## alu16_top
module alu16_top (
    input clk,
    input [5:0] alufn,
    input [15:0] a,
    input [15:0] b,
    output reg [15:0] y
  );
clock: 2.43 ns
lec_check: 0
abc_area: 1
cap_margin: 20
core_aspect_ratio: 1.31
core_margin: 2
core_utilization: 72
cts_cluster_diameter: 400
cts_cluster_size: 99
place_density_lb_addon: 0.0
slew_margin: 20
run.sh (not shown) runs the stock make flow with config.mk's settings and CLKGATE_MAP_FILE=.
The starting point never finished: it broke off in clock tree synthesis (4_1_cts), error DPL-0033.
==> next run, changes <==
==> flow/config.mk (replaced) <==
export PLATFORM = sky130hd
export DESIGN_NAME = alu16_top
export DESIGN_NICKNAME = alu16_top
export VERILOG_FILES = /design/flow/design.v
export SDC_FILE = /design/flow/constraint.sdc
export NUM_CORES = 4
export LEC_CHECK = 0
export CAP_MARGIN = 20
export CORE_MARGIN = 2
export CORE_UTILIZATION = 65
export SLEW_MARGIN = 20
==> flow/constraint.sdc (replaced) <==
create_clock -name core_clock -period 5.25 [get_ports {clk}]
set_input_delay 1.0500 -clock core_clock [delete_from_list [all_inputs] [get_ports {clk}]]
set_output_delay 1.0500 -clock core_clock [all_outputs]
set_load 0.01 [all_outputs]
=> Now the flow produced a layout that fails on setup timing; die area went up slightly; area after synthesis went down by a little under a tenth; synthesized cell count went down by about a fifth.

* * *

alu16_top again, from the RTL that the note above started with.
// alu16_top
module alu16_top (
    input clk,
    input [5:0] alufn,
    input [15:0] a,
    input [15:0] b,
    output reg [15:0] y
  );
  reg [5:0] alufn_q;
  reg [15:0] a_q;
  reg [15:0] b_q;
  wire [15:0] alu_out;
  alu_3 alu (
    .alufn(alufn_q),
    .a(a_q),
    .b(b_q),
    .alu_output(alu_out)
  );
  always @(posedge clk) begin
    alufn_q <= alufn;
    a_q <= a;
    b_q <= b;
    y <= alu_out;
  end
endmodule
Settings: LEC_CHECK=0, CAP_MARGIN=20, CORE_MARGIN=2, CORE_UTILIZATION=68, CTS_CLUSTER_SIZE=34, MAX_ROUTING_LAYER=met4, SETUP_SLACK_MARGIN=0.99, SLEW_MARGIN=20; clock period 5.26 ns.
The baseline did not get past global routing (5_1_grt) on GRT-0232.
Edit:
Settings changed: CORE_UTILIZATION 68 to 40, CTS_CLUSTER_SIZE 34 to unset, MAX_ROUTING_LAYER met4 to unset, SETUP_SLACK_MARGIN 0.99 to unset.
Clock period 5.26 ns to 6.35 ns, I/O delays scaled along.
With this change the flow completed without violations.
Die area rises by 67%.
Synthesized cell count stays the same.
Synthesized area is unchanged.
Edit:
Settings changed: CORE_UTILIZATION 40 to 59, CTS_CLUSTER_DIAMETER set to 400, CTS_CLUSTER_SIZE set to 99.
Clock period 6.35 ns to 6.5 ns, I/O delays scaled along.
Result:
- synthesized cell count does not change
- via count increases by a few percent
- count of clock-buffer cells in the layout stays the same
- wire length decreases by a few percent
- non-clock buffer count decreases by 15
- global-route usage increases by 12 points
Edit:
Settings changed: CORE_UTILIZATION 59 to 72, CTS_CLUSTER_SIZE 99 to unset, PLACE_DENSITY_LB_ADDON set to 0.0.
Clock period 6.5 ns to 2.43 ns, I/O delays scaled along.
Outcome:
- With this change the flow stopped in clock tree synthesis (4_1_cts) (DPL-0038)
- synthesized cell count does not change
- area after synthesis does not change
- die area came out lower by 18%

* * *

The RTL this note starts from:
==> flow/design.v <==
module adder16_7 (
    input [5:0] alufn,
    input [15:0] a,
    input [15:0] b,
    output reg [15:0] out,
    output reg z,
    output reg n,
    output reg v
  );
  reg [15:0] sum;
  reg [15:0] xb;
  always @* begin
    xb = b ^ {5'h10{alufn[0+0-:1]}};
    case (alufn[0+1-:2])
      2'h0: begin
        sum = a + b;
      end
      2'h1: begin
        sum = a - b;
      end
      2'h2: begin
        sum = a * b;
      end
      2'h3: begin
        sum = xb + 1'h1;
      end
      default: begin
        sum = a - b;
      end
    endcase
    v = (a[15+0-:1] & xb[15+0-:1] & ~sum[15+0-:1]) | (~a[15+0-:1] & ~xb[15+0-:1] & sum[15+0-:1]);
    n = sum[15+0-:1];
    z = (~|sum);
    out = sum;
  end
endmodule
module boolean16_9 (
    input [5:0] alufn,
    input [15:0] a,
    input [15:0] b,
    output reg [15:0] out
  );
  always @* begin
    case (alufn[0+3-:4])
      4'h8: begin
        out = a & b;
      end
      4'he: begin
        out = a | b;
      end
      4'h6: begin
        out = a ^ b;
      end
      4'ha: begin
        out = a;
      end
      default: begin
        out = 16'h0000;
      end
    endcase
  end
endmodule
module compare16_10 (
    input [5:0] alufn,
    input z,
    input v,
    input n,
    output reg [15:0] out
  );
  always @* begin
    case (alufn[1+1-:2])
      2'h1: begin
        out = z;
      end
      2'h2: begin
        out = n ^ v;
      end
      2'h3: begin
        out = z | (n ^ v);
      end
      default: begin
        out = 1'h0;
      end
    endcase
  end
endmodule
module shifter16_8 (
    input [15:0] a,
    input [15:0] b,
    input [5:0] alufn,
    output reg [15:0] out
  );
  always @* begin
    case (alufn[0+1-:2])
      2'h0: begin
        out = a <<< b[0+4-:5];
      end
      2'h1: begin
        out = a >>> b[0+4-:5];
      end
      2'h3: begin
        out = $signed(a) >>> b[0+4-:5];
      end
      default: begin
        out = 1'h0;
      end
    endcase
  end
endmodule
module alu_3 (
    input [5:0] alufn,
    input [15:0] a,
    input [15:0] b,
    output reg [15:0] alu_output
  );
  wire [16-1:0] M_add_out;
  wire [1-1:0] M_add_z;
  wire [1-1:0] M_add_n;
  wire [1-1:0] M_add_v;
  reg [6-1:0] M_add_alufn;
  reg [16-1:0] M_add_a;
  reg [16-1:0] M_add_b;
  adder16_7 add (
    .alufn(M_add_alufn),
    .a(M_add_a),
    .b(M_add_b),
    .out(M_add_out),
    .z(M_add_z),
    .n(M_add_n),
    .v(M_add_v)
  );
  wire [16-1:0] M_shift_out;
  reg [16-1:0] M_shift_a;
  reg [16-1:0] M_shift_b;
  reg [6-1:0] M_shift_alufn;
  shifter16_8 shift (
    .a(M_shift_a),
    .b(M_shift_b),
    .alufn(M_shift_alufn),
    .out(M_shift_out)
  );
  wire [16-1:0] M_bool_out;
  reg [6-1:0] M_bool_alufn;
  reg [16-1:0] M_bool_a;
  reg [16-1:0] M_bool_b;
  boolean16_9 bool (
    .alufn(M_bool_alufn),
    .a(M_bool_a),
    .b(M_bool_b),
    .out(M_bool_out)
  );
  wire [16-1:0] M_comp_out;
  reg [6-1:0] M_comp_alufn;
  reg [1-1:0] M_comp_z;
  reg [1-1:0] M_comp_v;
  reg [1-1:0] M_comp_n;
  compare16_10 comp (
    .alufn(M_comp_alufn),
    .z(M_comp_z),
    .v(M_comp_v),
    .n(M_comp_n),
    .out(M_comp_out)
  );
  always @* begin
    M_add_a = a;
    M_add_b = b;
    M_add_alufn = alufn;
    if (alufn[5:4] == 2'h3) begin
      M_add_alufn[1:0] = 2'h1;
    end
    M_comp_v = M_add_v;
    M_comp_n = M_add_n;
    M_comp_z = M_add_z;
    M_comp_alufn = alufn;
    M_bool_a = a;
    M_bool_b = b;
    M_bool_alufn = alufn;
    M_shift_a = a;
    M_shift_b = b;
    M_shift_alufn = alufn;
    case (alufn[4+1-:2])
      2'h0: begin
        alu_output = M_add_out;
      end
      2'h1: begin
        alu_output = M_bool_out;
      end
      2'h2: begin
        alu_output = M_shift_out;
      end
      2'h3: begin
        alu_output = M_comp_out;
      end
      default: begin
        alu_output = 16'h0000;
      end
    endcase
  end
endmodule
module alu16_top (
    input clk,
    input [5:0] alufn,
    input [15:0] a,
    input [15:0] b,
    output reg [15:0] y
  );
  reg [5:0] alufn_q;
  reg [15:0] a_q;
  reg [15:0] b_q;
  wire [15:0] alu_out;
  alu_3 alu (
    .alufn(alufn_q),
    .a(a_q),
    .b(b_q),
    .alu_output(alu_out)
  );
  always @(posedge clk) begin
    alufn_q <= alufn;
    a_q <= a;
    b_q <= b;
    y <= alu_out;
  end
endmodule
Settings: LEC_CHECK=0, CAP_MARGIN=20, CORE_MARGIN=2, CORE_UTILIZATION=71, PLACE_DENSITY_LB_ADDON=0.0, SLEW_MARGIN=20, TNS_END_PERCENT=5; clock period 5.31 ns.
The baseline never finished: it broke off in global routing, error GRT-0116.
Rerun with:
--- a/flow/config.mk
+++ b/flow/config.mk
@@ -8,6 +8,4 @@
 export CAP_MARGIN = 20
 export CORE_MARGIN = 2
-export CORE_UTILIZATION = 71
-export PLACE_DENSITY_LB_ADDON = 0.0
+export CORE_UTILIZATION = 65
 export SLEW_MARGIN = 20
-export TNS_END_PERCENT = 5
==> flow/constraint.sdc (replaced) <==
create_clock -name core_clock -period 6.35 [get_ports {clk}]
set_input_delay 1.2700 -clock core_clock [delete_from_list [all_inputs] [get_ports {clk}]]
set_output_delay 1.2700 -clock core_clock [all_outputs]
set_load 0.01 [all_outputs]
With this change the flow passed the timing, DRC and antenna checks.
Die size came out higher by 8.9%.
Synthesized cell count stays the same.
Synthesized area stays the same.

* * *

Setup of run 1:
Starts from the design.v that is shown in full above.
clock: 6.5 ns
lec_check: 0
cap_margin: 20
core_margin: 2
core_utilization: 40
slew_margin: 20
Looking at the reports, run 1 completed the entire flow and the layout it produced met the timing, DRC and antenna checks.
Relative to run 1, the following input files were edited for run 2:
- a change of CORE_UTILIZATION from 40 to 65
- a change of the clock period (ns, I/O delays scaled along) from 6.5 to 5.31
==> comparison <==
[flow] run 2 | stages: complete | final checks: fail | reason: setup timing. Comparing run 1 and run 2, the lower final critical-path share of the clock period is on run 1. Run 1 leaves more setup margin than run 2. Run 2 vs. run 1: total power went up 61%, critical path required time went down 1.25 ns, share of power burned in the clock network went down 3.6 points. Taking run 1 as the reference, in run 2 worst-case hold slack shows no meaningful change, sequential group share of total power shows a reduction of 3.0 points, cell area shows an increase of 820 um2. Diff run 1 -> run 2 | detailed route wirelength on metal2 | up by a few percent. The via count of the first global-routing pass in run 1 is 0.857 times that in run 2. The clock-pin transition on the worst setup and hold timing paths was comparable across run 1 and run 2.

* * *

## job 6072
RTL: the design.v shown in full above, as it stands there.
==> flow/config.mk <==
export PLATFORM = sky130hd
export DESIGN_NAME = alu16_top
export DESIGN_NICKNAME = alu16_top
export VERILOG_FILES = /design/flow/design.v
export SDC_FILE = /design/flow/constraint.sdc
export NUM_CORES = 4
export LEC_CHECK = 0
export ABC_AREA = 1
export CAP_MARGIN = 20
export CORE_ASPECT_RATIO = 0.92
export CORE_MARGIN = 2
export CORE_UTILIZATION = 72
export CTS_CLUSTER_DIAMETER = 105
export CTS_CLUSTER_SIZE = 72
export GPL_ROUTABILITY_DRIVEN = 0
export HOLD_SLACK_MARGIN = 0.3
export SETUP_SLACK_MARGIN = -0.1
export SLEW_MARGIN = 20
==> flow/constraint.sdc <==
create_clock -name core_clock -period 2.0 [get_ports {clk}]
set_input_delay 0.4000 -clock core_clock [delete_from_list [all_inputs] [get_ports {clk}]]
set_output_delay 0.4000 -clock core_clock [all_outputs]
set_load 0.01 [all_outputs]
Job 6072: it failed with a tool error in clock tree synthesis (4_1_cts), so there are no final results.
The following lists how job 3609 was set up differently from job 6072:
# job 6072
export LEC_CHECK = 0
export ABC_AREA = 1
export CAP_MARGIN = 20
export CORE_ASPECT_RATIO = 0.92
export CORE_MARGIN = 2
export CORE_UTILIZATION = 72
export CTS_CLUSTER_DIAMETER = 105
export CTS_CLUSTER_SIZE = 72
export GPL_ROUTABILITY_DRIVEN = 0
export HOLD_SLACK_MARGIN = 0.3
export SETUP_SLACK_MARGIN = -0.1
export SLEW_MARGIN = 20
create_clock -name core_clock -period 2.0 [get_ports {clk}]
# job 3609
export LEC_CHECK = 0
export CAP_MARGIN = 20
export CORE_MARGIN = 2
export CORE_UTILIZATION = 68
export SETUP_SLACK_MARGIN = -0.14
export SLEW_MARGIN = 20
create_clock -name core_clock -period 5.62 [get_ports {clk}]
Results
- Sequential cell area fraction in the yosys report (lower): job 6072
- In job 3609 the implementation completed, yet the final layout does not meet the checks, the culprit being negative setup slack.
- Area of the core region | job 3609 below job 6072
- From job 6072 to job 3609 the numbers moved as follows: core utilization at floorplan fell by 5.4 points, yosys-reported design area after synthesis fell by about 8%, number of cells after detailed placement fell by 456, combined area of all synthesized cells fell by 8.2%, mean instance size in the synthesized netlist rose by about 16%.
- Compared to job 6072, job 3609 has proportion of synthesized area in mux cells 1.7 points higher.
- Job 3609 — placement-stage worst setup slack 3.31 ns higher, job 6072 as reference
Relative to job 3609, the following input files were edited for job 6326:
# job 3609
export LEC_CHECK = 0
export CAP_MARGIN = 20
export CORE_MARGIN = 2
export CORE_UTILIZATION = 68
export SETUP_SLACK_MARGIN = -0.14
export SLEW_MARGIN = 20
create_clock -name core_clock -period 5.62 [get_ports {clk}]
# job 6326
export LEC_CHECK = 0
export CAP_MARGIN = 20
export CORE_MARGIN = 2
export CORE_UTILIZATION = 72
export CTS_CLUSTER_SIZE = 22
export PLACE_DENSITY_LB_ADDON = 0.04
export SETUP_SLACK_MARGIN = -0.14
export SLEW_MARGIN = 20
create_clock -name core_clock -period 5.62 [get_ports {clk}]
## What came out
Job 6326 terminated abnormally: global routing (5_1_grt) reported GRT-0116.
Job 3609 -> stages 100% | layout checks FAIL | negative setup slack
Per the comparison of job 6326 with job 3609, area of the core region dropped 7.4%, number of buffers on the longest clock path level, number of H-tree levels roughly the same, placement-stage worst setup slack now smaller, placed wire-length estimate after detailed placement has increased.
Overall die area on job 6326 is ahead of job 3609.
Comparing job 3609 and job 6326, initial core utilization is higher on job 6326.
Synthesized cell count came out exactly the same in job 3609 and job 6326.
The last weighted congestion value of the routability-driven placer on job 3609 is in line with that on job 6326.
Power is estimated from default activity; no workload was simulated.
